## multiple_rounds
module multiple_rounds#(parameter N = 32, parameter M= 20)(
  input clk, input rst,
  input wire [N-1:0] a,
  input wire [N-1:0] b,
  input wire [N-1:0] c,
  input wire [N-1:0] d,
  output wire [N-1:0] a_out,
  output wire [N-1:0] b_out,
  output wire [N-1:0] c_out,
  output wire [N-1:0] d_out,
  output reg ready);
  reg [N-1:0] a_hold_0;
  reg [N-1:0] b_hold_0;
  reg [N-1:0] c_hold_0;
  reg [N-1:0] d_hold_0;
  wire [N-1:0] a_next_0;
  wire [N-1:0] b_next_0;
  wire [N-1:0] c_next_0;
  wire [N-1:0] d_next_0;
  reg [N-1:0] a_hold_1;
  reg [N-1:0] b_hold_1;
  reg [N-1:0] c_hold_1;
  reg [N-1:0] d_hold_1;
  wire [N-1:0] a_next_1;
  wire [N-1:0] b_next_1;
  wire [N-1:0] c_next_1;
  wire [N-1:0] d_next_1;
  reg [N-1:0] a_hold_2;
  reg [N-1:0] b_hold_2;
  reg [N-1:0] c_hold_2;
  reg [N-1:0] d_hold_2;
  wire [N-1:0] a_next_2;
  wire [N-1:0] b_next_2;
  wire [N-1:0] c_next_2;
  wire [N-1:0] d_next_2;
  reg [N-1:0] a_hold_3;
  reg [N-1:0] b_hold_3;
  reg [N-1:0] c_hold_3;
  reg [N-1:0] d_hold_3;
  wire [N-1:0] a_next_3;
  wire [N-1:0] b_next_3;
  wire [N-1:0] c_next_3;
  wire [N-1:0] d_next_3;
  reg [N-1:0] a_hold_4;
  reg [N-1:0] b_hold_4;
  reg [N-1:0] c_hold_4;
  reg [N-1:0] d_hold_4;
  wire [N-1:0] a_next_4;
  wire [N-1:0] b_next_4;
  wire [N-1:0] c_next_4;
  wire [N-1:0] d_next_4;
  reg [N-1:0] a_hold_5;
  reg [N-1:0] b_hold_5;
  reg [N-1:0] c_hold_5;
  reg [N-1:0] d_hold_5;
  wire [N-1:0] a_next_5;
  wire [N-1:0] b_next_5;
  wire [N-1:0] c_next_5;
  wire [N-1:0] d_next_5;
  reg [N-1:0] a_hold_6;
  reg [N-1:0] b_hold_6;
  reg [N-1:0] c_hold_6;
  reg [N-1:0] d_hold_6;
  wire [N-1:0] a_next_6;
  wire [N-1:0] b_next_6;
  wire [N-1:0] c_next_6;
  wire [N-1:0] d_next_6;
  reg [N-1:0] a_hold_7;
  reg [N-1:0] b_hold_7;
  reg [N-1:0] c_hold_7;
  reg [N-1:0] d_hold_7;
  ...
clock: 11.4 ns
lec_check: 0
cap_margin: 20
core_margin: 2
core_utilization: 72
cts_cluster_size: 53
hold_slack_margin: -0.1
place_density_lb_addon: 0.26
slew_margin: 20
run.sh (not shown) runs the stock make flow with config.mk's settings and CLKGATE_MAP_FILE=.
The first run failed in global routing (5_1_grt) with GRT-0116.
==> next run, changes <==
CORE_ASPECT_RATIO = 0.92   (was not set)
CORE_UTILIZATION = 40   (was 72)
CTS_CLUSTER_SIZE = not set   (was 53)
HOLD_SLACK_MARGIN = not set   (was -0.1)
PLACE_DENSITY_LB_ADDON = not set   (was 0.26)
SLEW_MARGIN = 10   (was 20)
clock period = 18.0 ns   (was 11.4 ns; I/O delays follow)
Outcome: This time the run completed without violations; die area came out higher by 79%; synthesized area stays the same; synthesized cell count stays the same.
==> next run, changes <==
CORE_ASPECT_RATIO = not set   (was 0.92)
CORE_UTILIZATION = 70   (was 40)
MAX_ROUTING_LAYER = met4   (was not set)
SLEW_MARGIN = 20   (was 10)
clock period = 11.1 ns   (was 18.0 ns; I/O delays follow)
This time the run never finished: it broke off in global routing (5_1_grt).
Area after synthesis is unchanged.
Synthesized cell count does not change.
Die area came out lower by 43%.
==> next run, changes <==
CORE_UTILIZATION = 72   (was 70)
MAX_ROUTING_LAYER = not set   (was met4)
PLACE_DENSITY_LB_ADDON = 0.2   (was not set)
SETUP_SLACK_MARGIN = 2.2   (was not set)
clock period = 14.0 ns   (was 11.1 ns; I/O delays follow)
=> The new run completed without violations; area after synthesis is unchanged; die area went down by 2.7%; synthesized cell count does not change.
==> next run, changes <==
CORE_ASPECT_RATIO = 0.5   (was not set)
CORE_UTILIZATION = 65   (was 72)
CTS_CLUSTER_DIAMETER = 268   (was not set)
CTS_CLUSTER_SIZE = 97   (was not set)
PLACE_DENSITY = 0.35   (was not set)
PLACE_DENSITY_LB_ADDON = not set   (was 0.2)
SETUP_SLACK_MARGIN = 2.58   (was 2.2)
TNS_END_PERCENT = 15   (was not set)
clock period = 8.96 ns   (was 14.0 ns; I/O delays follow)
What happened:
- Now the flow died in clock tree synthesis (4_1_cts)
- die area goes up by 11%
- synthesized area does not change
- synthesized cell count is unchanged

Starting RTL as in the previous note.
make LEC_CHECK=0 CAP_MARGIN=25 CELL_PAD_IN_SITES_DETAIL_PLACEMENT=1 CORE_ASPECT_RATIO=1.92 CORE_MARGIN=7 CORE_UTILIZATION=45 CTS_CLUSTER_DIAMETER=119 GPL_ROUTABILITY_DRIVEN=0 GPL_TIMING_DRIVEN=1 PLACE_DENSITY=0.44 SETUP_SLACK_MARGIN=3.28 SLEW_MARGIN=25 TNS_END_PERCENT=5 finish   # period 24.2 ns
The first run produced a clean layout.
Next try:
Settings changed: CAP_MARGIN 25 to 20, CELL_PAD_IN_SITES_DETAIL_PLACEMENT 1 to not set, CORE_ASPECT_RATIO 1.92 to not set, CORE_MARGIN 7 to 2, CORE_UTILIZATION 45 to 72, CTS_CLUSTER_DIAMETER 119 to not set, CTS_CLUSTER_SIZE set to 14, GPL_ROUTABILITY_DRIVEN 0 to not set, GPL_TIMING_DRIVEN 1 to not set, HOLD_SLACK_MARGIN set to 0.3, PLACE_DENSITY 0.44 to not set, PLACE_DENSITY_LB_ADDON set to 0.2, SETUP_SLACK_MARGIN 3.28 to 2.2, SLEW_MARGIN 25 to 20, TNS_END_PERCENT 5 to not set.
Clock period 24.2 ns to 13.2 ns, I/O delays scaled along.
Result: The new run died in global routing; die size is lower by 40%; area after synthesis stays the same; synthesized cell count stays the same.

multiple_rounds again, from the RTL that the note above started with.
clock: 8.77 ns
lec_check: 0
cap_margin: 25
cell_pad_in_sites_detail_placement: 0
core_aspect_ratio: 1.18
core_margin: 2
core_utilization: 66
cts_cluster_diameter: 351
cts_cluster_size: 15
gpl_timing_driven: 1
hold_slack_margin: -0.01
max_routing_layer: met5
place_density_lb_addon: 0.29
slew_margin: 20
The starting point ended with an error in clock tree synthesis (4_1_cts) (DPL-0038).
Then changed:
CAP_MARGIN = 20   (was 25)
CELL_PAD_IN_SITES_DETAIL_PLACEMENT = not set   (was 0)
CORE_ASPECT_RATIO = not set   (was 1.18)
CORE_UTILIZATION = 45   (was 66)
CTS_CLUSTER_DIAMETER = not set   (was 351)
CTS_CLUSTER_SIZE = not set   (was 15)
GPL_TIMING_DRIVEN = not set   (was 1)
HOLD_SLACK_MARGIN = not set   (was -0.01)
MAX_ROUTING_LAYER = not set   (was met5)
PLACE_DENSITY = 0.6   (was not set)
PLACE_DENSITY_LB_ADDON = not set   (was 0.29)
clock period = 18.0 ns   (was 8.77 ns; I/O delays follow)
After rerunning: With this change the flow completed without violations. Area after synthesis does not change. Die size grows by 46%. Synthesized cell count stays the same.

Starting RTL as in the previous note.
make LEC_CHECK=0 CAP_MARGIN=40 CELL_PAD_IN_SITES_GLOBAL_PLACEMENT=2 CORE_ASPECT_RATIO=0.92 CORE_MARGIN=2 CORE_UTILIZATION=40 MAX_ROUTING_LAYER=met4 SLEW_MARGIN=25 TNS_END_PERCENT=55 finish   # period 25.7 ns
The baseline passed the timing, DRC and antenna checks.
==> next run, changes <==
==> flow/config.mk (replaced) <==
export PLATFORM = sky130hd
export DESIGN_NAME = multiple_rounds
export DESIGN_NICKNAME = multiple_rounds
export VERILOG_FILES = /design/flow/design.v
export SDC_FILE = /design/flow/constraint.sdc
export NUM_CORES = 4
export LEC_CHECK = 0
export CAP_MARGIN = 20
export CORE_MARGIN = 2
export CORE_UTILIZATION = 24
export PLACE_DENSITY = 0.6
export SLEW_MARGIN = 20
==> flow/constraint.sdc (replaced) <==
create_clock -name core_clock -period 19.3 [get_ports {clk}]
set_input_delay 3.8600 -clock core_clock [delete_from_list [all_inputs] [get_ports {clk}]]
set_output_delay 3.8600 -clock core_clock [all_outputs]
set_load 0.01 [all_outputs]
Outcome:
- The changed run finished with timing, DRC and antenna clean
- flip-flop count stays the same
- wire length goes down by about 6.5%
- cell area grows by about 1.3%
- die area rose by about 70%
- global-route usage drops by 16 points
- synthesized cell count stays the same
- worst hold slack is better by 0.042 ns
==> next run, changes <==
--- a/flow/config.mk
+++ b/flow/config.mk
@@ -8,5 +8,7 @@
 export CAP_MARGIN = 20
 export CORE_MARGIN = 2
-export CORE_UTILIZATION = 24
-export PLACE_DENSITY = 0.6
+export CORE_UTILIZATION = 72
+export CTS_CLUSTER_SIZE = 52
+export HOLD_SLACK_MARGIN = -0.1
+export PLACE_DENSITY_LB_ADDON = 0.2
 export SLEW_MARGIN = 20
==> flow/constraint.sdc (replaced) <==
create_clock -name core_clock -period 11.4 [get_ports {clk}]
set_input_delay 2.2800 -clock core_clock [delete_from_list [all_inputs] [get_ports {clk}]]
set_output_delay 2.2800 -clock core_clock [all_outputs]
set_load 0.01 [all_outputs]
=> The new run stopped in 5_1_grt; synthesized cell count does not change; die size went down by well over a third; synthesized area does not change.
==> next run, changes <==
==> flow/config.mk (replaced) <==
export PLATFORM = sky130hd
export DESIGN_NAME = multiple_rounds
export DESIGN_NICKNAME = multiple_rounds
export VERILOG_FILES = /design/flow/design.v
export SDC_FILE = /design/flow/constraint.sdc
export NUM_CORES = 4
export LEC_CHECK = 0
export CAP_MARGIN = 25
export CELL_PAD_IN_SITES_DETAIL_PLACEMENT = 0
export CORE_ASPECT_RATIO = 1.18
export CORE_MARGIN = 2
export CORE_UTILIZATION = 58
export GPL_TIMING_DRIVEN = 1
export HOLD_SLACK_MARGIN = 0.29
export MAX_ROUTING_LAYER = met5
export SETUP_SLACK_MARGIN = 1.94
export SLEW_MARGIN = 20
==> flow/constraint.sdc (replaced) <==
create_clock -name core_clock -period 12.0 [get_ports {clk}]
set_input_delay 2.4000 -clock core_clock [delete_from_list [all_inputs] [get_ports {clk}]]
set_output_delay 2.4000 -clock core_clock [all_outputs]
set_load 0.01 [all_outputs]
- The new run completed with no timing, DRC or antenna violations
- die area came out higher by 24%
- synthesized cell count stays the same
- synthesized area stays the same
